==> flow/design.v <==
`timescale 1ns/1ns
 `timescale 1ns/1ns
module signed_shifter (input wire [4-1:0] i,
                       input wire signed [16:0] D,
                       output reg signed [16:0] Q);
always @ *
begin
Q = D >>> i;  
end
endmodule
 `timescale 1ns/1ns
module rotator (
    input wire clk,
    input wire rst,
    input wire signed  [16:0]    x_i,
    input wire signed  [16:0]    y_i,
    output wire signed [16:0]    x_o,
    output wire signed [16:0]    y_o
    );
    parameter integer iteration             = 0;  
    parameter signed [16:0] tangle = 0;  
    reg signed [16:0] x_1;
    reg signed [16:0] y_1;
    wire signed [16:0] x_i_shifted;
    wire signed [16:0] y_i_shifted;
    signed_shifter x_shifter(iteration,x_i,x_i_shifted);
    signed_shifter y_shifter(iteration,y_i,y_i_shifted);
    always @ (posedge clk)
        if (rst) begin
            x_1 <= 0;
            y_1 <= 0;
            end else begin
            if (y_i > 0) begin   
                x_1 <= x_i + y_i_shifted;  
                y_1 <= y_i - x_i_shifted;  
                end else begin
                x_1 <= x_i - y_i_shifted;  
                y_1 <= y_i + x_i_shifted;  
            end
        end
        assign x_o = x_1;
        assign y_o = y_1;
endmodule
 `timescale 1ns/1ns
module cordic (
    input wire clk,
    input wire rst,
    input wire                        valid_i,
    input wire signed [16:0]    x_i,
    input wire signed [16:0]    y_i,
    output wire                        valid_o,
    output wire signed [16:0]    x_o,
    output wire signed [16:0]    y_o
    );
    function [16:0] tanangle;
        input [3:0] i;
        begin
            case (i)
                4'b0000: tanangle = 17'd25735;     
                4'b0001: tanangle = 17'd15192;     
                4'b0010: tanangle = 17'd8027;      
                4'b0011: tanangle = 17'd4075;      
                4'b0100: tanangle = 17'd2045;      
                4'b0101: tanangle = 17'd1024;      
                4'b0110: tanangle = 17'd512;       
                4'b0111: tanangle = 17'd256;       
                4'b1000: tanangle = 17'd128;       
                4'b1001: tanangle = 17'd64;        
                4'b1010: tanangle = 17'd32;        
                4'b1011: tanangle = 17'd16;        
                4'b1100: tanangle = 17'd8;         
                4'b1101: tanangle = 17'd4;         
                4'b1110: tanangle = 17'd2;         
                4'b1111: tanangle = 17'd1;         
            endcase
        end
    endfunction
    wire signed [16:0] x [16-1:0];
    wire signed [16:0] y [16-1:0];
    assign x[0]    = x_i < 0  ? -x_i 
                                : x_i;
    assign y[0]    = y_i < 0  ? -y_i
                                : y_i;
    assign x_o     = x[16-1];
    assign y_o     = y[16-1];
    reg [16-2:0] valid_pipe;
    always @ (posedge clk)
        if (rst)
            valid_pipe <= 0;
        else
            valid_pipe <= {valid_pipe[16-3:0], valid_i};
    assign valid_o = valid_pipe[16-2];
    genvar i;
    generate
    for(i = 0;i<16-1;i = i+1)
    begin
        rotator #(.iteration(i), .tangle(tanangle(i))) U (clk,rst,x[i],y[i],x[i+1],y[i+1]);
    end
    endgenerate
endmodule
==> flow/run.sh <==
#!/bin/bash
# the make line also repeats each setting of config.mk as NAME=value (left out here)
make -C /OpenROAD-flow-scripts/flow DESIGN_CONFIG=/design/flow/config.mk WORK_HOME=/design/flow/orfs CLKGATE_MAP_FILE= finish
==> flow/config.mk <==
export PLATFORM = sky130hd
export DESIGN_NAME = cordic
export DESIGN_NICKNAME = cordic
export VERILOG_FILES = /design/flow/design.v
export SDC_FILE = /design/flow/constraint.sdc
export NUM_CORES = 4
export LEC_CHECK = 0
export CAP_MARGIN = 20
export CORE_ASPECT_RATIO = 0.71
export CORE_MARGIN = 2
export CORE_UTILIZATION = 72
export CTS_CLUSTER_SIZE = 31
export PLACE_DENSITY = 0.64
export SETUP_SLACK_MARGIN = -0.25
export SLEW_MARGIN = 20
==> flow/constraint.sdc <==
create_clock -name core_clock -period 3.98 [get_ports {clk}]
set_input_delay 0.7960 -clock core_clock [delete_from_list [all_inputs] [get_ports {clk}]]
set_output_delay 0.7960 -clock core_clock [all_outputs]
set_load 0.01 [all_outputs]
==> Changelog: implementation, run 1 <==
## Implementation

* HP Start: valid_pipe[4]$_SDFF_PP0_
* Top cells by count, synth: nor2_1, ha_1, dfxtp_1
* Max clock buf depth at 3
* Vias in the first global route at 39.3k
* YS chip area at 0.0416 mm^2
* Post-route clock period utilization at 143%
* R2r setup slk at -1.72 ns
* Layout Cells excl Fill at 6,721
* CP cell instances: or4_1 > nor4b_4 > nand2_1 > or3_4 > nor2b_4 > buf_12 > o21ai_0 > xnor2_1 > ha_1 > a21boi_2 > o21a_1 > o21ai_2 > a21oi_2 > o221ai_4 > a21boi_1 > nor3_1 > nor3_1
* Placed Cells at 6,536
* Max-slew violations at 0
* Worst-path clk slew at 0.07 ns
* Critical Path End Type: flip-flop
* Port Buffers at 71
* CP Launch Type: flip-flop
* Tool warnings at 75
* Post-synthesis async set-or-reset flop share at 0%
* Count leader, synth: nor2_1
* Hold Crit Depth at 1
* Final setup fails at 121
* Nets at 6,536
* Via count at 43.9k
* Antenna viol nets, final at 0
* Final core utilization at 88.9%
* Syn Area/Cell at 7.87 um^2
* Post-route minimum period at 5.70 ns
* Worst-case hold path end point: valid_pipe[5]$_SDFF_PP0_
* Top non-seq family: simple AND/OR/NAND/NOR gates
* Reg-to-reg startpoint: genblk1[1].U.y_1[7]$_SDFF_PP0_
* Mux cell area share after synthesis at 0.905%
* Worst hold slack at 0.433 ns
* Area leader share at 25.2%
* Critical path class: flip-flop to flip-flop
* Drc violations at 0
* Yosys top cell by area: dfxtp_1
* Most used cell, CP: nor3_1
* Synthesized area at 0.0416 mm^2
* Clk latency late pin at 0.68 ns
* Total Routing Usage GR at 40.9%
* Final WS setup at -1.72 ns
* Worst endpoint required time at 4.57 ns
* Crit-path max FO at 5
* First-pass GRT wire length at 200,000 um
* Clk sink count at 524
* Main flop type: dfxtp_1
* Yosys Warn Count at 47
* AND/OR/NAND/NOR Cells, Area Fraction at 21.5%
* Overflow after GRT at 0
* Largest net degree at the start of global routing at 158
* Slowest cell on crit path: or4_1
* Layout check faults: setup timing
* RSZ-0062 raised after global routing: yes
* Area growth syn-to-layout at 22.5%
* Setup Skew at 0.0744 ns
* Max_cap viols at 0
* Hold/Removal Path Class: flip-flop to flip-flop
* Chip Width at 289 um
* R2r worst-path depth at 17
* CP delay by family, top: simple AND/OR/NAND/NOR gates
* Run status: finished with violations
* TritonCTS buffer count at 53
* Relative slew slack at 27.7%
* CTS tree: yes
* Yosys stat cell total at 5,291
* Site Rows at 74
* Root Driver: clkbuf_16
* Slowest Stage Delay on Critical Path at 0.76 ns
* Pre-antenna DRT Iters at 22
* Avg WL per Cell at 21.4 um
* Hold Fails Final Rpt at 0
* Core area at 0.0573 mm^2
* WP buf/inv at 1
* Routed vias/inst at 6.53
* CTS H-tree lvls at 2
* DPL Wire Length at 91,600 um
* Critical path depth at 17
* Ports at 72
* Initial antenna violation count at 13
* Final GP Congestion at 0.967
* Die height at 207 um
* XOR Share, Synth at 11.3%
* Syn Nets at 5,919
* Post-synth area hogs: dfxtp_1, ha_1, xnor2_1, nor2_1, a21oi_1
* #FFs+latches synth at 524
* Count of different cell masters after synthesis at 73
* Die area at 0.0598 mm^2
* Flip-flops with a built-in enable at 0
* CP Launch Point: genblk1[1].U.y_1[7]$_SDFF_PP0_
* Worst R2R End: genblk1[2].U.y_1[14]$_SDFF_PP0_
* Final non-filler cell area at 0.0510 mm^2
* Initial Utilization at 72.6%
* Synthesized instance count at 5,291
* Area fraction in compound gates at 18.0%
* Placed cell areas at 0.0470 mm^2
* Post-synthesis sequential area ratio at 25.2%
* CP Capture Point: genblk1[2].U.y_1[14]$_SDFF_PP0_
* Worst Max-Slew Pin Slew at 1.08 ns
* Fmax at 0.175 GHz
* Final WL at 144,000 um
* DRT iter0 DRCs at 6,292
* WP data arrival at 6.30 ns
* Adder share at 18.4%
-- routing by layer --
metal | global-route usage (%) | vias to the layer above | wire [um]
met4 | 17.9 | 12 | 10400
met5 | 0 | - | 177
met3 | 8.80 | 982 | 17600
met2 | 63.5 | 3095 | 59300
li1 | - | 19800 | -
met1 | 54.9 | 20000 | 56300
-- area by class of cell --
class / count / area [um^2]
antenna: 9 / 22.5
clock buffer: 65 / 1450
clock inverter: 34 / 478
fill: 2887 / 6340
inverter: 376 / 1410
multi-input combinational: 4255 / 30600
sequential: 524 / 10500
tap: 760 / 951
timing repair buffer: 698 / 5520
-- metrics by stage --
step | worst slack, ns | setup TNS (ns)
after floorplan | -0.231 | -3.24
after global placement | -0.800 | -28.18
after detailed placement | -0.822 | -39.97
after CTS | -0.371 | -15.70
after global routing | -1.69 | -71.80
final | -1.72 | -45.45
-- timing repair --
| action | CTS | global route |
|---|---|---|
| cloned | 0 | 0 |
| buffers inserted | 38 | 49 |
| gates resized | 85 | 305 |
| endpoints found under the setup margin | 52 | 161 |
| hold buffers | 0 | 0 |
| pin swaps | 36 | 176 |
==> inputs of run 2 (changes only) <==
- CORE_ASPECT_RATIO: 0.71 -> not set
- CORE_UTILIZATION: 72 -> 57
- CTS_CLUSTER_SIZE: 31 -> not set
- PLACE_DENSITY: 0.64 -> not set
- SETUP_SLACK_MARGIN: -0.25 -> 0.85
- clock period: 3.98 -> 3.04 ns (I/O delays scaled with it)
==> Changelog: implementation, run 2 <==
## Implementation

* Final GP Congestion at 0.909 (-6.0%)
* CP Launch Type: flip-flop
* Chip Width at 274 um (-5.2%)
* RSZ-0062 raised after global routing: yes
* Layout check faults: setup timing
* Tool warnings at 67 (-11%)
* Critical path depth at 20 (+3)
* Vias in the first global route at 44.7k (+14%)
* CP Capture Point: genblk1[2].U.x_1[15]$_SDFF_PP0_
* Yosys stat cell total at 5,291 (unchanged)
* Top non-seq family: simple AND/OR/NAND/NOR gates
* Wl on met1 at 62,300 um (+11%)
* Yosys top cell by area: dfxtp_1
* Slowest Stage Delay on Critical Path at 0.48 ns (-0.28 ns)
* TritonCTS buffer count at 59 (+11%)
* Critical Path End Type: flip-flop
* Slowest cell on crit path: or4b_4
* Post-route clock period utilization at 139% (-3.9 points)
* Worst endpoint required time at 3.58 ns (-0.99 ns)
* Post-synth area hogs: dfxtp_1, ha_1, xnor2_1, nor2_1, a21oi_1
* Initial antenna violation count at 0 (-13)
* XOR Share, Synth at 11.3% (unchanged)
* # diodes at 0 (-9)
* WP buf/inv at 2 (+1)
* CP cell instances: inv_2 > ha_4 > or4b_4 > nor4b_4 > nand2_2 > or3_4 > nor2b_4 > o21ai_2 > inv_1 > ha_1 > nor2b_2 > o21ai_2 > a21boi_2 > o21ai_2 > a21oi_2 > a41oi_2 > a211oi_2 > o31ai_2 > nand3_1 > nor3b_2
* Synthesized instance count at 5,291 (unchanged)
* Drc violations at 0 (unchanged)
* Layout Cells excl Fill at 8,065 (+20%)
* CP Launch Point: genblk1[1].U.y_1[3]$_SDFF_PP0_
* Hold/Removal Path Class: primary input to flip-flop
* DPL Wire Length at 95,700 um (+4.4%)
* Via count at 47.5k (+8.3%)
* Area leader share at 25.2% (unchanged)
* Relative slew slack at 44.4% (+17 points)
* Top cells by count, synth: nor2_1, ha_1, dfxtp_1
* DR WL met2 at 77,800 um (+31%)
* Max_cap viols at 0 (unchanged)
* Fmax at 0.236 GHz (+35%)
* Worst-path clk slew at 0.07 ns (about the same)
* Initial Utilization at 57.3% (-15 points)
* Placed Cells at 7,512 (+15%)
* #FFs+latches synth at 524 (unchanged)
* Synthesized area at 0.0416 mm^2 (unchanged)
* Final WS setup at -1.20 ns (+0.524 ns)
* Syn Area/Cell at 7.87 um^2 (unchanged)
* Die height at 274 um (+33%)
* Syn Nets at 5,919 (unchanged)
* WP data arrival at 4.77 ns (-1.53 ns)
* Cts hold-fix bufs at 0 (unchanged)
* Post-synthesis sequential area ratio at 25.2% (unchanged)
* Reg-to-reg startpoint: genblk1[1].U.y_1[3]$_SDFF_PP0_
* Max-slew violations at 0 (unchanged)
* Met3 WL at 10,400 um (-41%)
* Main flop type: dfxtp_1
* Avg WL per Cell at 19.8 um (-7.5%)
* Count leader, synth: nor2_1
* Critical path class: flip-flop to flip-flop
* Root Driver: clkbuf_16
* Max clock buf depth at 3 (unchanged)
* Count of different cell masters after synthesis at 73 (unchanged)
* AND/OR/NAND/NOR Cells, Area Fraction at 21.5% (unchanged)
* Post-synthesis async set-or-reset flop share at 0% (unchanged)
* Worst R2R End: genblk1[2].U.x_1[15]$_SDFF_PP0_
* Ports at 72 (unchanged)
* Worst Max-Slew Pin Slew at 0.828 ns (-0.248 ns)
* Hold Fails Final Rpt at 0 (unchanged)
* Antenna viol nets, final at 0 (unchanged)
* Hold Crit Depth at 2 (+1)
* Site Rows at 99 (+34%)
* Placed cell areas at 0.0546 mm^2 (+16%)
* Core area at 0.0726 mm^2 (+27%)
* Final WL at 160,000 um (+11%)
* Port Buffers at 71 (unchanged)
* Routed vias/inst at 5.89 (-9.8%)
* Final setup fails at 358 (+200%)
* Pre-antenna DRT Iters at 6 (-73%)
* Mux cell area share after synthesis at 0.905% (unchanged)
* HP Start: rst
* Overflow after GRT at 0 (unchanged)
* Worst-case hold path end point: genblk1[4].U.y_1[5]$_SDFF_PP0_
* Yosys Warn Count at 47 (unchanged)
* Final core utilization at 89.8% (+0.83 points)
* Adder share at 18.4% (unchanged)
* R2r worst-path depth at 20 (+3)
* Run status: finished with violations
* Max Used Layer: met4
* Flip-flops with a built-in enable at 0 (unchanged)
* Largest net degree at the start of global routing at 107 (-32%)
* YS chip area at 0.0416 mm^2 (unchanged)
* First-pass GRT wire length at 218,000 um (+9.3%)
* Area growth syn-to-layout at 56.5%
* CTS tree: yes
* Crit-path max FO at 6 (+1)
* Die area at 0.0752 mm^2 (+26%)
* Post-route minimum period at 4.24 ns (-1.46 ns)
* Final non-filler cell area at 0.0652 mm^2 (+28%)
* Total Routing Usage GR at 35.1% (-5.8 points)
* Clk latency late pin at 0.68 ns (about the same)
* Most used cell, CP: o21ai_2
* Setup Skew at 0.0486 ns (-0.0258 ns)
* Area fraction in compound gates at 18.0% (unchanged)
* R2r setup slk at -1.20 ns (+0.52 ns)
* CP delay by family, top: simple AND/OR/NAND/NOR gates
* DRT iter0 DRCs at 4,056 (-36%)
* Nets at 7,686 (+18%)
* Clk sink count at 524 (unchanged)
* CTS H-tree lvls at 2 (unchanged)
## run 2: area by class of cell
class / count / area, um^2
clock buffers: 80 / 1680
clock inverters: 29 / 354
fillers: 3295 / 7430
inverters: 376 / 1420
multi-input cells: 4255 / 35000
flip-flops and latches: 524 / 10500
well taps: 959 / 1200
repair buffers: 1842 / 14900
## run 2: timing repair
item / 4_1_cts / 5_1_grt
setup endpoints to repair: 472 / 479
cloned: 7 / 0
gates resized: 605 / 492
pin swaps: 544 / 477
setup buffers: 287 / 150
## run 2: per-layer routing
metal / global-route usage (%) / up-vias
met2: 62.2 / 2195
met3: 4.54 / 775
met4: 12.5 / 0
li1: - / 22000
met1: 43.5 / 22500
met5: 0 / -
## run 2: through the flow
step	setup WS (ns)	hold slack (ns)	TNS (ns)
after global routing	-1.40	0.345	-208.63
after CTS	-1.12	0.316	-112.31
final	-1.20	0.330	-157.82
after floorplan	-0.979	0.414	-74.56
after global placement	-1.50	0.416	-165.12
after detailed placement	-1.49	0.428	-180.36
==> inputs of run 3 (changes only) <==
- CAP_MARGIN: 20 -> 40
- CELL_PAD_IN_SITES_GLOBAL_PLACEMENT: not set -> 0
- CORE_UTILIZATION: 57 -> 72
- CTS_CLUSTER_DIAMETER: not set -> 46
- GPL_TIMING_DRIVEN: not set -> 1
- HOLD_SLACK_MARGIN: not set -> -0.08
- MAX_ROUTING_LAYER: not set -> met4
- MIN_ROUTING_LAYER: not set -> met1
- SETUP_SLACK_MARGIN: 0.85 -> -0.36
- TNS_END_PERCENT: not set -> 35
- clock period: 3.04 -> 3.67 ns (I/O delays scaled with it)
==> Changelog: implementation, run 3 <==
### Implementation results

* Ports at 72 (unchanged)
* Cts hold-fix bufs at 0 (unchanged)
* #FFs+latches synth at 524 (unchanged)
* Flip-flops with a built-in enable at 0 (unchanged)
* Post-synthesis async set-or-reset flop share at 0% (unchanged)
* Run Error: [ERROR GRT-0232] Routing congestion too high. Check the congestion heatmap in the GUI.
* TritonCTS buffer count at 71 (+20%)
* Max clock buf depth at 3 (unchanged)
* DPL Wire Length at 87,700 um (-8.3%)
* Placed cell areas at 0.0489 mm^2 (-11%)
* Post-synthesis sequential area ratio at 25.2% (unchanged)
* CTS H-tree lvls at 3 (+1)
* Mux cell area share after synthesis at 0.905% (unchanged)
* Count leader, synth: nor2_1
* Die height at 244 um (-11%)
* Site Rows at 88 (-11%)
* Yosys top cell by area: dfxtp_1
* Post-synth area hogs: dfxtp_1, ha_1, xnor2_1, nor2_1, a21oi_1
* Pre-CTS setup slack at -0.961 ns (+0.529 ns)
* Total Routing Usage GR at 81.3%
* Port Buffers at 71 (unchanged)
* Clk sink count at 524 (unchanged)
* Top non-seq family: simple AND/OR/NAND/NOR gates
* Area fraction in compound gates at 18.0% (unchanged)
* Syn Area/Cell at 7.87 um^2 (unchanged)
* Initial Utilization at 72.4% (+15 points)
* Adder share at 18.4% (unchanged)
* Overflow after GRT at 427
* Synthesized instance count at 5,291 (unchanged)
* Top cells by count, synth: nor2_1, ha_1, dfxtp_1
* Run status: aborted with a tool error
* Count of different cell masters after synthesis at 73 (unchanged)
* Die area at 0.0597 mm^2 (-21%)
* Failed at: 5_1_grt
* YS chip area at 0.0416 mm^2 (unchanged)
* Yosys Warn Count at 47 (unchanged)
* Area leader share at 25.2% (unchanged)
* Core area at 0.0575 mm^2 (-21%)
* XOR Share, Synth at 11.3% (unchanged)
* Root Driver: clkbuf_16
* Yosys stat cell total at 5,291 (unchanged)
* Syn Nets at 5,919 (unchanged)
* Final GP Congestion at 0.957 (+5.4%)
* AND/OR/NAND/NOR Cells, Area Fraction at 21.5% (unchanged)
* Chip Width at 244 um (-11%)
* Synthesized area at 0.0416 mm^2 (unchanged)
* Main flop type: dfxtp_1
run 3: per-layer routing:
| metal | track usage [%] | GRT overflow |
|---|---|---|
| met1 | 79.2 | 39 |
| met2 | 95.6 | 200 |
| met3 | 69.2 | 58 |
| met4 | 75.8 | 130 |
| met5 | - | - |
run 3: what timing repair did:
item,CTS
gates resized,171
setup endpoints to repair,103
buffers inserted,72
pin swaps,76
run 3: stage by stage:
stage | hold slack [ns] | std cells | util (%) | TNS (ns)
after CTS | 0.442 | 6970 | 91.1 | -42.62
after global placement | 0.417 | 6778 | 85.1 | -52.33
after detailed placement | 0.424 | 6778 | 85.1 | -73.03
after floorplan | 0.414 | 5291 | - | -17.18
==> inputs of run 4 (changes only) <==
- ABC_AREA: not set -> 1
- CAP_MARGIN: 40 -> 5
- CELL_PAD_IN_SITES_GLOBAL_PLACEMENT: 0 -> not set
- CTS_CLUSTER_DIAMETER: 46 -> 231
- GPL_TIMING_DRIVEN: 1 -> not set
- HOLD_SLACK_MARGIN: -0.08 -> -0.09
- MAX_ROUTING_LAYER: met4 -> not set
- MIN_ROUTING_LAYER: met1 -> not set
- PLACE_DENSITY: not set -> 0.42
- SETUP_SLACK_MARGIN: -0.36 -> 0.13
- SLEW_MARGIN: 20 -> 0
- TNS_END_PERCENT: 35 -> not set
- clock period: 3.67 -> 1.43 ns (I/O delays scaled with it)
==> Changelog: implementation, run 4 <==
### Implementation results

* Mux cell area share after synthesis at 0% (-0.90 points)
* Yosys Warn Count at 47 (unchanged)
* Post-synthesis async set-or-reset flop share at 0% (unchanged)
* Count of different cell masters after synthesis at 55 (-25%)
* AND/OR/NAND/NOR Cells, Area Fraction at 21.9% (+0.41 points)
* Die area at 0.0627 mm^2 (+4.9%)
* Chip Width at 250 um (+2.4%)
* Yosys stat cell total at 6,544 (+24%)
* Initial Utilization at 72.6% (+0.14 points)
* Die height at 250 um (+2.4%)
* Final GP Congestion at 1.04 (+9.0%)
* Top non-seq family: AND-OR/OR-AND gates
* Flip-flops with a built-in enable at 0 (unchanged)
* Port Buffers at 71 (unchanged)
* Syn Nets at 7,172 (+21%)
* Adder share at 17.4% (-0.95 points)
* Top cells by count, synth: nand2_1, inv_1, a21oi_1
* Area leader share at 24.0% (-1.2 points)
* Synthesized area at 0.0437 mm^2 (+5.0%)
* Ports at 72 (unchanged)
* Main flop type: dfxtp_1
* Yosys top cell by area: dfxtp_1
* Post-synth area hogs: dfxtp_1, ha_1, a21oi_1, nand2_1, inv_1
* #FFs+latches synth at 524 (unchanged)
* Failed at: 3_5_place_dp
* Post-synthesis sequential area ratio at 24.0% (-1.2 points)
* Count leader, synth: nand2_1
* Core area at 0.0602 mm^2 (+4.8%)
* Synthesized instance count at 6,544 (+24%)
* XOR Share, Synth at 5.31% (-6.0 points)
* Run status: aborted with a tool error
* Syn Area/Cell at 6.68 um^2 (-15%)
* Site Rows at 90 (+2.3%)
* Run Error: [ERROR DPL-0038] Utilization greater than 100%, impossible to legalize
* YS chip area at 0.0437 mm^2 (+5.0%)
* Area fraction in compound gates at 22.2% (+4.1 points)
-- run 4: per-stage QoR --
step           cells  instance area [um^2]  setup TNS [ns]  worst slack [ns]
2_1_floorplan   6544                 46600         -446.19             -1.39
3_3_place_gp    9127                 61700         -583.14             -2.00
==> inputs of run 5 (changes only) <==
- ABC_AREA: 1 -> not set
- CAP_MARGIN: 5 -> 40
- CELL_PAD_IN_SITES_GLOBAL_PLACEMENT: not set -> 2
- CORE_ASPECT_RATIO: not set -> 0.59
- CORE_MARGIN: 2 -> 8
- CORE_UTILIZATION: 72 -> 53
- CTS_CLUSTER_DIAMETER: 231 -> 46
- GPL_ROUTABILITY_DRIVEN: not set -> 0
- GPL_TIMING_DRIVEN: not set -> 1
- HOLD_SLACK_MARGIN: -0.09 -> not set
- MAX_ROUTING_LAYER: not set -> met5
- MIN_ROUTING_LAYER: not set -> met1
- PLACE_DENSITY: 0.42 -> not set
- PLACE_DENSITY_LB_ADDON: not set -> 0.04
- SETUP_SLACK_MARGIN: 0.13 -> 0.33
- SLEW_MARGIN: 0 -> 20
- TNS_END_PERCENT: not set -> 35
- clock period: 1.43 -> 3.09 ns (I/O delays scaled with it)
==> Changelog: implementation, run 5 <==
### Implementation results

* AND/OR/NAND/NOR Cells, Area Fraction at 21.5% (-0.41 points)
* Post-synth area hogs: dfxtp_1, ha_1, xnor2_1, nor2_1, a21oi_1
* Yosys top cell by area: dfxtp_1
* Top cells by count, synth: nor2_1, ha_1, dfxtp_1
* Synthesized instance count at 5,291 (-19%)
* Core area at 0.0783 mm^2 (+30%)
* Die height at 231 um (-7.6%)
* Main flop type: dfxtp_1
* Mux cell area share after synthesis at 0.905% (+0.90 points)
* #FFs+latches synth at 524 (unchanged)
* Die area at 0.0881 mm^2 (+40%)
* Flip-flops with a built-in enable at 0 (unchanged)
* Chip Width at 381 um (+52%)
* Count of different cell masters after synthesis at 73 (+33%)
* Post-synthesis async set-or-reset flop share at 0% (unchanged)
* Synthesized area at 0.0416 mm^2 (-4.8%)
* Run status: aborted with a tool error
* Syn Area/Cell at 7.87 um^2 (+18%)
* Initial Utilization at 53.2% (-19 points)
* Area fraction in compound gates at 18.0% (-4.1 points)
* Post-synthesis sequential area ratio at 25.2% (+1.2 points)
* YS chip area at 0.0416 mm^2 (-4.8%)
* Site Rows at 79 (-12%)
* Run Error: [ERROR FLW-0024] Place density exceeds 1.0 (current PLACE_DENSITY_LB_ADDON =  0.04). Please check if the value of  PLACE_DENSITY_LB_ADDON is between 0 and 0.99.
* Area leader share at 25.2% (+1.2 points)
* Failed at: 3_1_place_gp_skip_io
* Top non-seq family: simple AND/OR/NAND/NOR gates
* Yosys Warn Count at 47 (unchanged)
* Syn Nets at 5,919 (-17%)
* Adder share at 18.4% (+0.95 points)
* Yosys stat cell total at 5,291 (-19%)
* XOR Share, Synth at 11.3% (+6.0 points)
* Count leader, synth: nor2_1
==> inputs of run 6 (changes only) <==
- ABC_AREA: not set -> 1
- CAP_MARGIN: 40 -> 20
- CORE_ASPECT_RATIO: 0.59 -> not set
- CORE_MARGIN: 8 -> 3
- CORE_UTILIZATION: 53 -> 16
- CTS_CLUSTER_DIAMETER: 46 -> 399
- GPL_TIMING_DRIVEN: 1 -> not set
- MAX_ROUTING_LAYER: met5 -> met4
- MIN_ROUTING_LAYER: met1 -> not set
- PLACE_DENSITY_LB_ADDON: 0.04 -> 0.08
- SETUP_SLACK_MARGIN: 0.33 -> 1.05
- TNS_END_PERCENT: 35 -> not set
- clock period: 3.09 -> 4.29 ns (I/O delays scaled with it)
==> Changelog: implementation, run 6 <==
## Implementation

* Relative slew slack at 44.1%
* Area fraction in compound gates at 22.2% (+4.1 points)
* Nets at 7,924
* Port Buffers at 71
* HP Start: valid_pipe[13]$_SDFF_PP0_
* Synthesized area at 0.0437 mm^2 (+5.0%)
* Core area at 0.271 mm^2 (+250%)
* CTS H-tree lvls at 3
* Area growth syn-to-layout at 45.6%
* Syn Area/Cell at 6.68 um^2 (-15%)
* Yosys stat cell total at 6,544 (+24%)
* Worst Max-Slew Pin Slew at 0.838 ns
* Most used cell, CP: buf_4
* Hold/Removal Path Class: flip-flop to flip-flop
* Final setup fails at 0
* Yosys top cell by area: dfxtp_1
* R2r worst-path depth at 20
* Count of different cell masters after synthesis at 55 (-25%)
* Final core utilization at 23.5%
* Synthesized instance count at 6,544 (+24%)
* Adder share at 17.4% (-0.95 points)
* Post-synthesis async set-or-reset flop share at 0% (unchanged)
* Drc violations at 0
* Layout Cells excl Fill at 10.9k
* Comb gate area at 0.0358 mm^2
* Setup Skew at 0.0526 ns
* Ports at 72
* CP Launch Point: genblk1[3].U.y_1[1]$_SDFF_PP0_
* Vias in the first global route at 44.6k
* Run status: complete, no violations
* Reg area at 0.0106 mm^2
* Critical Path End Type: flip-flop
* CP Capture Point: genblk1[4].U.y_1[16]$_SDFF_PP0_
* Antenna viol nets, final at 0
* Top non-seq family: AND-OR/OR-AND gates
* Post-synthesis sequential area ratio at 24.0% (-1.2 points)
* Top cells by count, synth: nand2_1, inv_1, a21oi_1
* Critical path class: flip-flop to flip-flop
* Initial Utilization at 16.1% (-37 points)
* Die height at 529 um (+130%)
* Main flop type: dfxtp_1
* #FFs+latches synth at 524 (unchanged)
* XOR Share, Synth at 5.31% (-6.0 points)
* Largest net degree at the start of global routing at 110
* Syn Nets at 7,172 (+21%)
* CP Launch Type: flip-flop
* Avg WL per Cell at 17.0 um
* Placed Cells at 10.5k
* Worst endpoint required time at 4.87 ns
* Worst-case hold path end point: valid_pipe[14]$_SDFF_PP0_
* CP cell instances: nor4_4 > buf_6 > nand3_4 > nand2_4 > buf_12 > inv_1 > buf_6 > nand2_2 > buf_4 > xor2_1 > ha_1 > a21oi_2 > buf_4 > o21a_1 > nor3_2 > a211oi_2 > nand3_1 > nand2_1 > nor2_1 > buf_4
* Clk latency late pin at 0.71 ns
* DRT iter0 DRCs at 1,839
* Fmax at 0.313 GHz
* Mux cell area share after synthesis at 0% (-0.90 points)
* Chip Width at 529 um (+39%)
* First-pass GRT wire length at 280,000 um
* Site Rows at 191 (+140%)
* Tool warnings at 67
* Pre-antenna DRT Iters at 5
* Slowest Stage Delay on Critical Path at 0.36 ns
* Post-route clock period utilization at 74.5%
* Initial antenna violation count at 1
* R2r setup slk at 1.09 ns
* Flip-flops with a built-in enable at 0 (unchanged)
* Die area at 0.280 mm^2 (+220%)
* Max_cap viols at 0
* Yosys Warn Count at 47 (unchanged)
* Fill count at 30.2k
* AND/OR/NAND/NOR Cells, Area Fraction at 21.9% (+0.41 points)
* Routed vias/inst at 4.10
* Reg-to-reg startpoint: genblk1[3].U.y_1[1]$_SDFF_PP0_
* Area leader share at 24.0% (-1.2 points)
* Total Routing Usage GR at 13.2%
* Max-slew violations at 0
* Post-route minimum period at 3.20 ns
* Overflow after GRT at 0
* Slowest cell on crit path: dfxtp_4
* Count leader, synth: nand2_1
* Hold Crit Depth at 2
* CTS tree: yes
* WP buf/inv at 7
* CP delay by family, top: buffers and inverters
* YS chip area at 0.0437 mm^2 (+5.0%)
* Worst-path clk slew at 0.06 ns
* Worst R2R End: genblk1[4].U.y_1[16]$_SDFF_PP0_
* DPL Wire Length at 149,000 um
* Final WL at 186,000 um
* Crit-path max FO at 5
* Post-synth area hogs: dfxtp_1, ha_1, a21oi_1, nand2_1, inv_1
* Root Driver: clkbuf_16
* Via count at 44.8k
* RSZ-0062 raised after global routing: yes
* Critical path depth at 20
* WP data arrival at 3.78 ns
* Hold Fails Final Rpt at 0
* Clk sink count at 524
* TritonCTS buffer count at 82
* Max clock buf depth at 3
run 6: repair_timing:
item                                    in CTS  in global routing
endpoints found under the setup margin     311                279
pin swaps                                  167                437
endpoints found under the hold margin        0                  0
resized                                    572               1231
hold buffers                                 0                  0
gates cloned                                 4                  2
setup buffers                              106                148
run 6: area by class of cell:
cell class / instances / area share, %
Clock inverter: 27 / 0.604
Clock buffer: 118 / 3.74
Antenna cell: 3 / 0.0118
Tap cell: 3570 / 7.02
Multi-Input combinational cell: 4967 / 56.2
Timing Repair Buffer: 774 / 10.0
Sequential cell: 524 / 16.7
Inverter: 947 / 5.66
run 6: through the flow:
stage               setup TNS, ns  hold slack (ns)  instance area [um^2]  setup WS (ns)
floorplan                       0            0.388                 43700          0.997
global placement                0            0.390                 51900         0.0246
detailed placement        -0.0368            0.393                 51900        -0.0174
CTS                             0            0.401                 57600          0.991
global route                    0            0.415                 63600          0.925
finish                          0            0.397                 63600           1.09
run 6: per-layer routing:
metal / GRT usage (%) / vias to the layer above / share of wire [%]
li1: - / 23500 / -
met1: 19.7 / 20900 / 55
met2: 19.2 / 322 / 42
met3: 1.26 / 137 / 2.3
met4: 2.46 / 0 / 1.4
met5: - / - / 0
==> inputs of run 7 (changes only) <==
- ABC_AREA: 1 -> not set
- CELL_PAD_IN_SITES_GLOBAL_PLACEMENT: 2 -> not set
- CORE_MARGIN: 3 -> 2
- CORE_UTILIZATION: 16 -> 66
- CTS_CLUSTER_DIAMETER: 399 -> not set
- GPL_ROUTABILITY_DRIVEN: 0 -> not set
- MAX_ROUTING_LAYER: met4 -> not set
- PLACE_DENSITY_LB_ADDON: 0.08 -> not set
- SETUP_SLACK_MARGIN: 1.05 -> -0.25
- clock period: 4.29 -> 4.12 ns (I/O delays scaled with it)
==> Changelog: implementation, run 7 <==
## Implementation

* Hold Crit Depth at 1 (-1)
* Run status: finished with violations
* R2r worst-path depth at 21 (+5.0%)
* CTS tree: yes
* Critical Path End Type: flip-flop
* Yosys Warn Count at 47 (unchanged)
* First-pass GRT wire length at 176,000 um (-37%)
* Placed Cells at 6,545 (-38%)
* Worst endpoint required time at 4.65 ns (-0.22 ns)
* Die area at 0.0651 mm^2 (-77%)
* Final setup fails at 25 (+25)
* CP Capture Point: genblk1[2].U.x_1[14]$_SDFF_PP0_
* Slowest cell on crit path: or4b_4
* CP delay by family, top: simple AND/OR/NAND/NOR gates
* Crit-path max FO at 5 (unchanged)
* Post-route clock period utilization at 107% (+32 points)
* Count of different cell masters after synthesis at 73 (+33%)
* Worst-case hold path end point: valid_pipe[2]$_SDFF_PP0_
* Critical path depth at 21 (+5.0%)
* Hold Fails Final Rpt at 0 (unchanged)
* Via count at 38.5k (-14%)
* Area fraction in compound gates at 18.0% (-4.1 points)
* Clk sink count at 524 (unchanged)
* Tool warnings at 71 (+6.0%)
* Flip-flops with a built-in enable at 0 (unchanged)
* Critical path class: flip-flop to flip-flop
* Overflow after GRT at 0 (unchanged)
* CP cell instances: inv_2 > ha_4 > or4b_4 > nor4b_4 > nand2_2 > or3_4 > nor2b_4 > nand2_1 > o21ai_2 > fa_2 > nor2b_2 > o21ai_2 > a21boi_2 > o21ai_2 > a21oi_2 > a41oi_2 > buf_4 > a21oi_2 > nand3_1 > nor4bb_1 > nor4_1
* Syn Area/Cell at 7.87 um^2 (+18%)
* Clk latency late pin at 0.66 ns (-0.05 ns)
* Most used cell, CP: o21ai_2
* Post-synthesis async set-or-reset flop share at 0% (unchanged)
* TritonCTS buffer count at 56 (-32%)
* Slowest Stage Delay on Critical Path at 0.48 ns (+0.12 ns)
* Yosys stat cell total at 5,291 (-19%)
* Final WL at 109,000 um (-41%)
* CP Launch Point: genblk1[1].U.y_1[3]$_SDFF_PP0_
* Worst R2R End: genblk1[2].U.x_1[14]$_SDFF_PP0_
* Relative slew slack at 38.2% (-5.9 points)
* Vias in the first global route at 36.4k (-18%)
* Initial antenna violation count at 1 (unchanged)
* Max_cap viols at 0 (unchanged)
* Synthesized area at 0.0416 mm^2 (-4.8%)
* Routed vias/inst at 5.77 (+41%)
* Setup Skew at 0.0433 ns (-0.00926 ns)
* Main flop type: dfxtp_1
* Ports at 72 (unchanged)
* Avg WL per Cell at 16.3 um (-4.0%)
* Final WS setup at -0.274 ns (-1.37 ns)
* Initial Utilization at 66.3% (+50 points)
* Pre-antenna DRT Iters at 8 (+3)
* # diodes at 0 (-3)
* Synthesized instance count at 5,291 (-19%)
* Yosys top cell by area: dfxtp_1
* Hold/Removal Path Class: flip-flop to flip-flop
* Fill count at 4,651 (-85%)
* Max-slew violations at 0 (unchanged)
* Max clock buf depth at 3 (unchanged)
* Layout check faults: setup timing
* CTS H-tree lvls at 2 (-1)
* Total Routing Usage GR at 32.5% (+19 points)
* Site Rows at 92 (-52%)
* Root Driver: clkbuf_16
* Drc violations at 0 (unchanged)
* Final core utilization at 78.4% (+55 points)
* Post-synth area hogs: dfxtp_1, ha_1, xnor2_1, nor2_1, a21oi_1
* DPL Wire Length at 83,000 um (-44%)
* WP buf/inv at 2 (-5)
* Adder share at 18.4% (+0.95 points)
* Syn Nets at 5,919 (-17%)
* XOR Share, Synth at 11.3% (+6.0 points)
* Top cells by count, synth: nor2_1, ha_1, dfxtp_1
* YS chip area at 0.0416 mm^2 (-4.8%)
* #FFs+latches synth at 524 (unchanged)
* DRT iter0 DRCs at 2,943 (+60%)
* Port Buffers at 71 (unchanged)
* CP Launch Type: flip-flop
* Die height at 255 um (-52%)
* Core area at 0.0627 mm^2 (-77%)
* WP data arrival at 4.92 ns (+1.14 ns)
* Top non-seq family: simple AND/OR/NAND/NOR gates
* Reg-to-reg startpoint: genblk1[1].U.y_1[3]$_SDFF_PP0_
* Final GP Congestion at 0.911
* Worst-path clk slew at 0.06 ns (about the same)
* AND/OR/NAND/NOR Cells, Area Fraction at 21.5% (-0.41 points)
* Post-synthesis sequential area ratio at 25.2% (+1.2 points)
* Post-route minimum period at 4.39 ns (+1.20 ns)
* Worst Max-Slew Pin Slew at 0.927 ns (+0.0887 ns)
* Fmax at 0.228 GHz (-27%)
* Area leader share at 25.2% (+1.2 points)
* Chip Width at 255 um (-52%)
* Layout Cells excl Fill at 6,675 (-39%)
* Antenna viol nets, final at 0 (unchanged)
* Largest net degree at the start of global routing at 189 (+72%)
* R2r setup slk at -0.27 ns (-1.37 ns)
* Count leader, synth: nor2_1
* HP Start: valid_pipe[1]$_SDFF_PP0_
* Nets at 6,412 (-19%)
* Mux cell area share after synthesis at 0.905% (+0.90 points)
* Area growth syn-to-layout at 18.2%
* RSZ-0062 raised after global routing: yes
[run 7: layout make-up]
type / count / area [um^2] / area share, %
inverters: 376 / 1410 / 2.87
repair buffers: 571 / 4520 / 9.20
flip-flops and latches: 524 / 10500 / 21.3
multi-input cells: 4255 / 29700 / 60.3
clock buffers: 70 / 1540 / 3.14
clock inverters: 33 / 478 / 0.972
well taps: 846 / 1060 / 2.15
[run 7: routing by layer]
| metal | GRT usage, % | share of wire, % | up-vias |
|---|---|---|---|
| met5 | 0 | 0 | - |
| met1 | 44.3 | 47 | 17700 |
| met3 | 3.35 | 5.2 | 245 |
| li1 | - | - | 19500 |
| met2 | 54.2 | 45 | 1031 |
| met4 | 10.1 | 3.0 | 0 |
[run 7: metrics by stage]
step | worst slack [ns] | cell area [um^2] | hold slack, ns | TNS, ns
after floorplan | -0.281 | 41700 | 0.414 | -3.17
final | -0.274 | 49200 | 0.428 | -1.54
after global placement | -0.660 | 46500 | 0.416 | -14.42
after global routing | -0.468 | 49200 | 0.427 | -23.72
after detailed placement | -0.711 | 46500 | 0.421 | -20.80
after CTS | -0.298 | 48700 | 0.417 | -6.43
[run 7: repair_timing]
| item | in CTS | in global routing |
|---|---|---|
| setup buffers | 15 | 16 |
| gates resized | 15 | 123 |
| endpoints found under the setup margin | 21 | 94 |
| pin swaps | 6 | 44 |
| gates cloned | 0 | 0 |
| endpoints found under the hold margin | 0 | 0 |
| hold buffers | 0 | 0 |
==> inputs of run 8 (changes only) <==
- CAP_MARGIN: 20 -> 40
- CELL_PAD_IN_SITES_GLOBAL_PLACEMENT: not set -> 2
- CORE_ASPECT_RATIO: not set -> 0.59
- CORE_MARGIN: 2 -> 8
- CORE_UTILIZATION: 66 -> 17
- CTS_CLUSTER_DIAMETER: not set -> 46
- GPL_ROUTABILITY_DRIVEN: not set -> 0
- GPL_TIMING_DRIVEN: not set -> 1
- MAX_ROUTING_LAYER: not set -> met5
- MIN_ROUTING_LAYER: not set -> met2
- PLACE_DENSITY: not set -> 0.82
- SETUP_SLACK_MARGIN: -0.25 -> not set
- SLEW_MARGIN: 20 -> 35
- TNS_END_PERCENT: not set -> 35
- clock period: 4.12 -> 3.09 ns (I/O delays scaled with it)
==> Changelog: implementation, run 8 <==
## Implementation

* Worst-case hold path end point: valid_pipe[3]$_SDFF_PP0_
* Max_cap viols at 0 (unchanged)
* Layout check faults: setup timing
* R2r setup slk at -1.24 ns (-0.96 ns)
* Drc violations at 0 (unchanged)
* Initial antenna violation count at 0 (-1)
* Count of different cell masters after synthesis at 73 (unchanged)
* AND/OR/NAND/NOR Cells, Area Fraction at 21.5% (unchanged)
* Core area at 0.243 mm^2 (+290%)
* Final WS setup at -1.24 ns (-0.963 ns)
* Initial Utilization at 17.1% (-49 points)
* Clk latency late pin at 0.72 ns (+0.06 ns)
* Antenna viol nets, final at 0 (unchanged)
* Pre-antenna DRT Iters at 14 (+6)
* DRT iter0 DRCs at 9,100 (+210%)
* CP cell instances: or4_4 > nor4b_4 > nand2_1 > or3_4 > nor2b_4 > nand2_2 > o21ai_4 > buf_6 > fa_2 > nor2b_4 > o21ai_2 > a21boi_2 > o21ai_2 > a21oi_2 > a41oi_4 > a21oi_2 > nand3_1 > nor4bb_1 > nor4_1
* Setup Skew at 0.0630 ns (+0.0197 ns)
* Final WL at 173,000 um (+59%)
* Synthesized area at 0.0416 mm^2 (unchanged)
* Syn Area/Cell at 7.87 um^2 (unchanged)
* Flip-flops with a built-in enable at 0 (unchanged)
* Relative slew slack at 36.7% (-1.5 points)
* Avg WL per Cell at 16.6 um (+1.8%)
* Die area at 0.261 mm^2 (+300%)
* Port Buffers at 71 (unchanged)
* Site Rows at 139 (+51%)
* Reg-to-reg startpoint: genblk1[1].U.y_1[9]$_SDFF_PP0_
* Worst hold slack at 0.423 ns (-0.00522 ns)
* Die height at 396 um (+55%)
* Worst endpoint required time at 3.68 ns (-0.97 ns)
* Overflow after GRT at 0 (unchanged)
* Tool warnings at 63 (-11%)
* CP Launch Point: genblk1[1].U.y_1[9]$_SDFF_PP0_
* Area fraction in compound gates at 18.0% (unchanged)
* Post-route minimum period at 4.33 ns (-0.0673 ns)
* Post-synth area hogs: dfxtp_1, ha_1, xnor2_1, nor2_1, a21oi_1
* Ports at 72 (unchanged)
* Chip Width at 660 um (+160%)
* WP data arrival at 4.92 ns (about the same)
* WP buf/inv at 1 (-1)
* YS chip area at 0.0416 mm^2 (unchanged)
* CP Launch Type: flip-flop
* TritonCTS buffer count at 87 (+55%)
* HP Start: valid_pipe[2]$_SDFF_PP0_
* Area leader share at 25.2% (unchanged)
* Post-synthesis sequential area ratio at 25.2% (unchanged)
* Largest net degree at the start of global routing at 87 (-54%)
* Hold Fails Final Rpt at 0 (unchanged)
* Yosys Warn Count at 47 (unchanged)
* Synthesized instance count at 5,291 (unchanged)
* Top non-seq family: simple AND/OR/NAND/NOR gates
* Run status: finished with violations
* Yosys top cell by area: dfxtp_1
* Mux cell area share after synthesis at 0.905% (unchanged)
* Worst R2R End: genblk1[2].U.x_1[14]$_SDFF_PP0_
* Max-slew violations at 0 (unchanged)
* CTS H-tree lvls at 3 (+1)
* Critical Path End Type: flip-flop
* Final core utilization at 28.4% (-50 points)
* Hold/Removal Path Class: flip-flop to flip-flop
* Main flop type: dfxtp_1
* Total Routing Usage GR at 18.9% (-14 points)
* Yosys stat cell total at 5,291 (unchanged)
* Crit-path max FO at 4 (-1)
* Final non-filler cell area at 0.0690 mm^2 (+40%)
* Count leader, synth: nor2_1
* Vias in the first global route at 71.4k (+96%)
* Placed cell areas at 0.0576 mm^2 (+24%)
* Routed vias/inst at 6.02 (+4.4%)
* Syn Nets at 5,919 (unchanged)
* CP delay by family, top: simple AND/OR/NAND/NOR gates
* First-pass GRT wire length at 259,000 um (+47%)
* Setup TNS at -187.41 ns (-185.88 ns)
* Area growth syn-to-layout at 65.8%
* Post-synthesis async set-or-reset flop share at 0% (unchanged)
* Final setup fails at 352 (+1300%)
* Top cells by count, synth: nor2_1, ha_1, dfxtp_1
* Nets at 7,743 (+21%)
* Worst-path clk slew at 0.07 ns (about the same)
* Cts hold-fix bufs at 0 (unchanged)
* Critical path class: flip-flop to flip-flop
* R2r worst-path depth at 19 (-9.5%)
* Worst Max-Slew Pin Slew at 0.942 ns (+0.0155 ns)
* Slowest cell on crit path: or4_4
* XOR Share, Synth at 11.3% (unchanged)
* DPL Wire Length at 123,000 um (+48%)
* CP Capture Point: genblk1[2].U.x_1[14]$_SDFF_PP0_
* Adder share at 18.4% (unchanged)
* Root Driver: clkbuf_16
* Via count at 62.8k (+63%)
* Critical path depth at 19 (-9.5%)
* Post-route clock period utilization at 140% (+33 points)
* Slowest Stage Delay on Critical Path at 0.56 ns (+0.08 ns)
* RSZ-0062 raised after global routing: yes
* Max clock buf depth at 3 (unchanged)
* Hold Crit Depth at 1 (unchanged)
* Clk sink count at 524 (unchanged)
* #FFs+latches synth at 524 (unchanged)
* Fmax at 0.231 GHz (+1.6%)
* CTS tree: yes
run 8: cell type report:
| type | instances | area (um^2) |
|---|---|---|
| Tap cell | 3243 | 4060 |
| Inverter | 376 | 1420 |
| Fill cell | 25500 | 174000 |
| Clock buffer | 96 | 2250 |
| Antenna cell | 8 | 20.0 |
| Sequential cell | 524 | 10500 |
| Multi-Input combinational cell | 4256 | 35000 |
| Timing Repair Buffer | 1870 | 14800 |
| Clock inverter | 65 | 860 |
run 8: timing repair:
| item | 4_1_cts | 5_1_grt |
|---|---|---|
| hold endpoints to repair | 0 | 0 |
| setup endpoints to repair | 370 | 398 |
| pin swaps | 534 | 450 |
| buffers inserted | 298 | 137 |
| gates resized | 718 | 506 |
| gates cloned | 4 | 0 |
run 8: stage by stage:
| stage | setup WS (ns) | std cells |
|---|---|---|
| finish | -1.24 | 10400 |
| global route | -1.42 | 10400 |
| CTS | -1.13 | 10300 |
| detailed placement | -1.65 | 9887 |
| global placement | -1.73 | 9887 |
| floorplan | -0.930 | 5291 |
run 8: layer usage:
| metal | global-route usage [%] | wire length (um) |
|---|---|---|
| met5 | 9.96 | 2430 |
| met4 | 2.80 | 10100 |
| met3 | 30.9 | 84800 |
| met2 | 18.1 | 76000 |
| met1 | - | 0 |
==> inputs of run 9 (changes only) <==
- ABC_AREA: not set -> 1
- CAP_MARGIN: 40 -> 5
- CELL_PAD_IN_SITES_GLOBAL_PLACEMENT: 2 -> 0
- CORE_ASPECT_RATIO: 0.59 -> 0.9
- CORE_MARGIN: 8 -> 2
- CORE_UTILIZATION: 17 -> 72
- CTS_CLUSTER_DIAMETER: 46 -> 307
- GPL_ROUTABILITY_DRIVEN: 0 -> not set
- MAX_ROUTING_LAYER: met5 -> met4
- MIN_ROUTING_LAYER: met2 -> met1
- PLACE_DENSITY: 0.82 -> not set
- PLACE_DENSITY_LB_ADDON: not set -> 0.28
- SETUP_SLACK_MARGIN: not set -> -0.14
- SLEW_MARGIN: 35 -> 20
- clock period: 3.09 -> 3.03 ns (I/O delays scaled with it)
==> Changelog: implementation, run 9 <==
### Implementation results

* Run status: aborted with a tool error
* Failed at: 5_1_grt
* Run Error: [ERROR GRT-0116] Global routing finished with congestion. Check the congestion regions in the DRC Viewer.
* Post-synthesis sequential area ratio at 24.0% (-1.2 points)
* Flip-flops with a built-in enable at 0 (unchanged)
* Port Buffers at 71 (unchanged)
* Die height at 238 um (-40%)
* #FFs+latches synth at 524 (unchanged)
* TritonCTS buffer count at 56 (-36%)
* Post-synth area hogs: dfxtp_1, ha_1, a21oi_1, nand2_1, inv_1
* Syn Nets at 7,172 (+21%)
* Clk sink count at 524 (unchanged)
* Top cells by count, synth: nand2_1, inv_1, a21oi_1
* Count of different cell masters after synthesis at 55 (-25%)
* Count leader, synth: nand2_1
* Ports at 72 (unchanged)
* Yosys Warn Count at 47 (unchanged)
* Synthesized instance count at 6,544 (+24%)
* Adder share at 17.4% (-0.95 points)
* Yosys stat cell total at 6,544 (+24%)
* Placed cell areas at 0.0526 mm^2 (-8.6%)
* Area fraction in compound gates at 22.2% (+4.1 points)
* AND/OR/NAND/NOR Cells, Area Fraction at 21.9% (+0.41 points)
* Post-synthesis async set-or-reset flop share at 0% (unchanged)
* Total Routing Usage GR at 96.2%
* DPL Wire Length at 122,000 um (-0.66%)
* YS chip area at 0.0437 mm^2 (+5.0%)
* Core area at 0.0599 mm^2 (-75%)
* XOR Share, Synth at 5.31% (-6.0 points)
* Overflow after GRT at 2,032
* Top non-seq family: AND-OR/OR-AND gates
* CTS H-tree lvls at 2 (-1)
* Syn Area/Cell at 6.68 um^2 (-15%)
* Root Driver: clkbuf_16
* Max clock buf depth at 3 (unchanged)
* Chip Width at 264 um (-60%)
* Cts hold-fix bufs at 0 (unchanged)
* Site Rows at 85 (-39%)
* Initial Utilization at 73.0% (+56 points)
* Die area at 0.0627 mm^2 (-76%)
* Synthesized area at 0.0437 mm^2 (+5.0%)
* Final GP Congestion at 1.10
* Main flop type: dfxtp_1
* Yosys top cell by area: dfxtp_1
* Mux cell area share after synthesis at 0% (-0.90 points)
* Area leader share at 24.0% (-1.2 points)
==> run 9: per-stage QoR <==
step	std cells	setup slack (ns)
CTS	8454	-0.197
detailed placement	8297	-1.06
global placement	8297	-0.906
floorplan	6544	-0.193
==> run 9: what timing repair did <==
item | CTS
buffers inserted | 62
resized | 561
gates cloned | 1
setup endpoints to repair | 301
pin swaps | 131
==> run 9: routing by layer <==
layer	global-route usage, %	GRT overflow
met1	90.1	79
met2	109	1296
met3	86.3	137
met4	102	520
met5	-	-
==> inputs of run 10 (changes only) <==
- ABC_AREA: 1 -> not set
- CAP_MARGIN: 5 -> 20
- CELL_PAD_IN_SITES_GLOBAL_PLACEMENT: 0 -> not set
- CORE_ASPECT_RATIO: 0.9 -> not set
- CORE_UTILIZATION: 72 -> 58
- CTS_CLUSTER_DIAMETER: 307 -> not set
- CTS_CLUSTER_SIZE: not set -> 33
- GPL_TIMING_DRIVEN: 1 -> not set
- MAX_ROUTING_LAYER: met4 -> not set
- MIN_ROUTING_LAYER: met1 -> not set
- PLACE_DENSITY_LB_ADDON: 0.28 -> not set
- SETUP_SLACK_MARGIN: -0.14 -> not set
- TNS_END_PERCENT: 35 -> not set
- clock period: 3.03 -> 3.01 ns (I/O delays scaled with it)
==> Changelog: implementation, run 10 <==
## Implementation

* Run status: finished with violations
* Layout check faults: setup timing
* Die area at 0.0739 mm^2 (+18%)
* Syn Nets at 5,919 (-17%)
* Avg WL per Cell at 18.7 um
* Final WS setup at -1.15 ns
* Count of different cell masters after synthesis at 73 (+33%)
* Area leader share at 25.2% (+1.2 points)
* Drc violations at 0
* Max-slew violations at 0
* DPL Wire Length at 96,900 um (-20%)
* Hold Crit Depth at 2
* Critical path depth at 18
* Area fraction in compound gates at 18.0% (-4.1 points)
* Final GP Congestion at 0.920 (-17%)
* Yosys stat cell total at 5,291 (-19%)
* Routed vias/inst at 5.79
* Reg-to-reg startpoint: genblk1[1].U.y_1[3]$_SDFF_PP0_
* R2r setup slk at -1.15 ns
* Fill count at 3,645
* CTS H-tree lvls at 2 (unchanged)
* Worst-path clk slew at 0.06 ns
* Largest net degree at the start of global routing at 144
* DRT iter0 DRCs at 3,934
* Crit-path max FO at 11
* Vias in the first global route at 42.5k
* Relative slew slack at 50.7%
* Synthesized area at 0.0416 mm^2 (-4.8%)
* Antenna viol nets, final at 0
* Post-synthesis sequential area ratio at 25.2% (+1.2 points)
* Flip-flops with a built-in enable at 0 (unchanged)
* Count leader, synth: nor2_1
* Post-route minimum period at 4.16 ns
* Slowest Stage Delay on Critical Path at 0.49 ns
* XOR Share, Synth at 11.3% (+6.0 points)
* # diodes at 0
* Core area at 0.0712 mm^2 (+19%)
* Initial antenna violation count at 1
* WP data arrival at 4.75 ns
* R2r worst-path depth at 18
* Initial Utilization at 58.4% (-15 points)
* Synthesized instance count at 5,291 (-19%)
* Yosys Warn Count at 47 (unchanged)
* CTS tree: yes
* Mux cell area share after synthesis at 0.905% (+0.90 points)
* YS chip area at 0.0416 mm^2 (-4.8%)
* Final setup fails at 363
* Port Buffers at 71 (unchanged)
* Via count at 45.7k
* Worst-case hold path end point: genblk1[5].U.x_1[1]$_SDFF_PP0_
* Final WL at 147,000 um
* Main flop type: dfxtp_1
* #FFs+latches synth at 524 (unchanged)
* Post-route clock period utilization at 138%
* Slowest cell on crit path: or4b_4
* HP Start: rst
* Layout Cells excl Fill at 7,890
* Clk sink count at 524 (unchanged)
* Hold Fails Final Rpt at 0
* Die height at 272 um (+14%)
* Post-synth area hogs: dfxtp_1, ha_1, xnor2_1, nor2_1, a21oi_1
* Placed Cells at 7,491 (-9.7%)
* Post-synthesis async set-or-reset flop share at 0% (unchanged)
* Area growth syn-to-layout at 50.9%
* Worst Max-Slew Pin Slew at 0.740 ns
* WP buf/inv at 2
* TritonCTS buffer count at 58 (+3.6%)
* Max clock buf depth at 3 (unchanged)
* CP Launch Point: genblk1[1].U.y_1[3]$_SDFF_PP0_
* Overflow after GRT at 0
* Hold/Removal Path Class: primary input to flip-flop
* CP delay by family, top: simple AND/OR/NAND/NOR gates
* Root Driver: clkbuf_16
* Comb gate area at 0.0343 mm^2
* Yosys top cell by area: dfxtp_1
* Tool warnings at 67
* Nets at 7,519
* Site Rows at 98 (+15%)
* Syn Area/Cell at 7.87 um^2 (+18%)
* Pre-CTS setup slack at -1.54 ns (-0.474 ns)
* Top cells by count, synth: nor2_1, ha_1, dfxtp_1
* Most used cell, CP: nand2_1
* CP Capture Point: genblk1[2].U.x_1[16]$_SDFF_PP0_
* CP Launch Type: flip-flop
* Ports at 72 (unchanged)
* Worst R2R End: genblk1[2].U.x_1[16]$_SDFF_PP0_
* Top non-seq family: simple AND/OR/NAND/NOR gates
* Worst endpoint required time at 3.59 ns
* Setup Skew at 0.0311 ns
* Adder share at 18.4% (+0.95 points)
* Reg area at 0.0105 mm^2
* Critical Path End Type: flip-flop
* Chip Width at 272 um (+3.1%)
* Fmax at 0.240 GHz
* RSZ-0062 raised after global routing: yes
* First-pass GRT wire length at 209,000 um
* Max_cap viols at 0
* CP cell instances: inv_2 > ha_4 > or4b_4 > nor4b_4 > nand2_1 > or3_4 > nor2b_4 > buf_4 > o41ai_1 > xor2_1 > ha_1 > nand3_1 > nand2_1 > a41oi_2 > a211oi_2 > o31a_1 > or3_1 > a21oi_1
* Clk latency late pin at 0.67 ns
* Pre-antenna DRT Iters at 6
* Critical path class: flip-flop to flip-flop
* Total Routing Usage GR at 34.0%
* AND/OR/NAND/NOR Cells, Area Fraction at 21.5% (-0.41 points)
==> run 10: final cells by class <==
cell class / count / share of cell area, %
repair buffers: 1676 / 21.1
clock inverters: 35 / 0.817
well taps: 950 / 1.89
clock buffers: 74 / 2.52
inverters: 376 / 2.26
multi-input cells: 4255 / 54.6
flip-flops and latches: 524 / 16.8
==> run 10: through the flow <==
step / cell area (um^2) / util [%] / TNS [ns] / hold slack, ns
2_1_floorplan: 43300 / - / -81.03 / 0.414
3_3_place_gp: 54400 / 76.3 / -169.15 / 0.415
3_5_place_dp: 54400 / 76.3 / -185.87 / 0.422
4_1_cts: 58900 / 82.7 / -135.36 / 0.219
5_1_grt: 62800 / 88.2 / -223.05 / 0.271
6_report: 62800 / 88.2 / -171.23 / 0.248
==> run 10: timing repair <==
| item | CTS | global route |
|---|---|---|
| buffers inserted | 131 | 192 |
| setup endpoints to repair | 349 | 380 |
| hold buffers | 0 | 0 |
| cloned | 3 | 0 |
| pin swaps | 298 | 542 |
| resized | 341 | 568 |
==> run 10: per-layer routing <==
metal	share of wire (%)	GRT usage (%)	up-vias
li1	-	-	21700
met1	41	44.5	21800
met2	49	58.8	1754
met3	5.8	3.41	478
met4	4.1	10.7	0
met5	0	0	-
==> inputs of run 11 (changes only) <==
- CAP_MARGIN: 20 -> 30
- CORE_UTILIZATION: 58 -> 60
- CTS_CLUSTER_DIAMETER: not set -> 380
- CTS_CLUSTER_SIZE: 33 -> not set
- GPL_ROUTABILITY_DRIVEN: not set -> 1
- GPL_TIMING_DRIVEN: not set -> 0
- PLACE_DENSITY_LB_ADDON: not set -> 0.11
- clock period: 3.01 -> 7.26 ns (I/O delays scaled with it)
==> Changelog: implementation, run 11 <==
## Implementation

* Adder share at 18.4% (unchanged)
* Ports at 72 (unchanged)
* Met1 usage at 40.7% (-3.8 points)
* R2r setup slk at 1.27 ns (+2.42 ns)
* Top cells by count, synth: nor2_1, ha_1, dfxtp_1
* Placed Cells at 6,297 (-16%)
* Fill count at 5,941 (+63%)
* TritonCTS buffer count at 57 (-1.7%)
* Worst R2R End: genblk1[2].U.x_1[16]$_SDFF_PP0_
* Critical path class: flip-flop to flip-flop
* Cts hold-fix bufs at 0 (unchanged)
* Count of different cell masters after synthesis at 73 (unchanged)
* Fmax at 0.167 GHz (-30%)
* Vias in the first global route at 35.2k (-17%)
* Post-synthesis sequential area ratio at 25.2% (unchanged)
* CTS H-tree lvls at 2 (unchanged)
* Syn Area/Cell at 7.87 um^2 (unchanged)
* Post-route clock period utilization at 82.5% (-56 points)
* Post-route minimum period at 5.99 ns (+1.83 ns)
* Clk latency late pin at 0.63 ns (-0.04 ns)
* Chip Width at 267 um (-1.7%)
* Main flop type: dfxtp_1
* Initial Utilization at 60.7% (+2.3 points)
* Relative slew slack at 31.2% (-19 points)
* Tool warnings at 60 (-10%)
* AND/OR/NAND/NOR Cells, Area Fraction at 21.5% (unchanged)
* Busiest grt layer: met2
* Routed vias/inst at 5.86 (+1.3%)
* DRT iter0 DRCs at 2,733 (-31%)
* Slowest Stage Delay on Critical Path at 0.67 ns (+0.18 ns)
* Critical Path End Type: flip-flop
* WP buf/inv at 2 (unchanged)
* Port Buffers at 70 (-1.4%)
* Largest net degree at the start of global routing at 15 (-90%)
* Met2 Use GR at 54.8% (-3.9 points)
* Max-slew violations at 0 (unchanged)
* HP Start: valid_pipe[12]$_SDFF_PP0_
* CP delay by family, top: simple AND/OR/NAND/NOR gates
* Yosys top cell by area: dfxtp_1
* Layout Cells excl Fill at 6,405 (-19%)
* First-pass GRT wire length at 182,000 um (-13%)
* Yosys stat cell total at 5,291 (unchanged)
* CP Capture Point: genblk1[2].U.x_1[16]$_SDFF_PP0_
* Final setup fails at 0 (-100%)
* Worst-case hold path end point: valid_pipe[13]$_SDFF_PP0_
* RSZ-0062 raised after global routing: no
* Final WL at 116,000 um (-22%)
* # diodes at 0 (unchanged)
* Synthesized instance count at 5,291 (unchanged)
* R2r worst-path depth at 21 (+3)
* Critical path depth at 21 (+3)
* DPL Wire Length at 91,800 um (-5.2%)
* Drc violations at 0 (unchanged)
* Initial antenna violation count at 2 (+1)
* Die area at 0.0715 mm^2 (-3.3%)
* Worst Max-Slew Pin Slew at 1.03 ns (+0.291 ns)
* YS chip area at 0.0416 mm^2 (unchanged)
* Max_cap viols at 0 (unchanged)
* Count leader, synth: nor2_1
* WP data arrival at 6.53 ns (+1.78 ns)
* PostCTS Resize Cnt at 0 (-100%)
* Post-synth area hogs: dfxtp_1, ha_1, xnor2_1, nor2_1, a21oi_1
* Area growth syn-to-layout at 9.57%
* Hold Fails Final Rpt at 0 (unchanged)
* Final GP Congestion at 0.954 (+3.6%)
* Syn Nets at 5,919 (unchanged)
* Hold/Removal Path Class: flip-flop to flip-flop
* Post-synthesis async set-or-reset flop share at 0% (unchanged)
* Worst endpoint required time at 7.80 ns (+4.21 ns)
* Root Driver: clkbuf_16
* Area fraction in compound gates at 18.0% (unchanged)
* Avg WL per Cell at 18.0 um (-3.4%)
* Synthesized area at 0.0416 mm^2 (unchanged)
* Mux cell area share after synthesis at 0.905% (unchanged)
* GR Util met3 at 3.97% (+0.56 points)
* Setup Skew at 0.0196 ns (-0.0115 ns)
* Max clock buf depth at 3 (unchanged)
* Clk sink count at 524 (unchanged)
* Overflow after GRT at 0 (unchanged)
* Hold Crit Depth at 1 (-1)
* Slowest cell on crit path: or4b_2
* Reg-to-reg startpoint: genblk1[1].U.y_1[2]$_SDFF_PP0_
* Nets at 6,056 (-19%)
* CP Launch Type: flip-flop
* CP cell instances: inv_1 > ha_1 > or4b_2 > nor4b_1 > nand2_1 > or3_1 > nand2b_1 > buf_1 > nor2_1 > xnor2_1 > ha_1 > nor2b_1 > o21ai_0 > a21boi_0 > o21ai_0 > a21oi_1 > a41oi_1 > a211oi_1 > o31a_1 > or3_1 > a21oi_1
* Total Routing Usage GR at 31.9% (-2.1 points)
* #FFs+latches synth at 524 (unchanged)
* Crit-path max FO at 10 (-1)
* Die height at 267 um (-1.7%)
* Post-CTS Setup Inserts at 0 (-100%)
* Core area at 0.0686 mm^2 (-3.7%)
* Yosys Warn Count at 47 (unchanged)
* Flip-flops with a built-in enable at 0 (unchanged)
* Worst-path clk slew at 0.06 ns (about the same)
* Top non-seq family: simple AND/OR/NAND/NOR gates
* Area leader share at 25.2% (unchanged)
* Via count at 37.5k (-18%)
* CP Launch Point: genblk1[1].U.y_1[2]$_SDFF_PP0_
* CTS tree: yes
* Run status: complete, no violations
* Pre-antenna DRT Iters at 6 (unchanged)
* Site Rows at 96 (-2.0%)
* Antenna viol nets, final at 0 (unchanged)
* Setup TNS at 0 ns (+171.23 ns)
* XOR Share, Synth at 11.3% (unchanged)
run 11: metal layers:
layer	vias up	routed length [um]
li1	18800	-
met1	17500	50600
met2	1089	53700
met3	252	6670
met4	2	4540
met5	-	13
run 11: layout make-up:
cell class              instances  area (um^2)  share of cell area (%)
plain buffers                 136          528                    1.16
clock buffers                  74         1600                    3.51
clock inverters                31          418                   0.916
inverters                     376         1410                    3.09
multi-input cells            4255        29200                    64.0
flip-flops and latches        524        10500                    23.0
well taps                     931         1160                    2.55
repair buffers                 78          787                    1.73
run 11: metrics by stage:
stage | worst slack (ns) | area, um^2 | util (%) | hold slack [ns]
2_1_floorplan | 2.28 | 41600 | - | 0.414
3_3_place_gp | 1.12 | 43500 | 63.4 | 0.418
5_1_grt | 0.758 | 45600 | 66.5 | 0.462
4_1_cts | 1.01 | 45600 | 66.5 | 0.435
6_report | 1.27 | 45600 | 66.5 | 0.434
3_5_place_dp | 1.04 | 43600 | 63.5 | 0.423
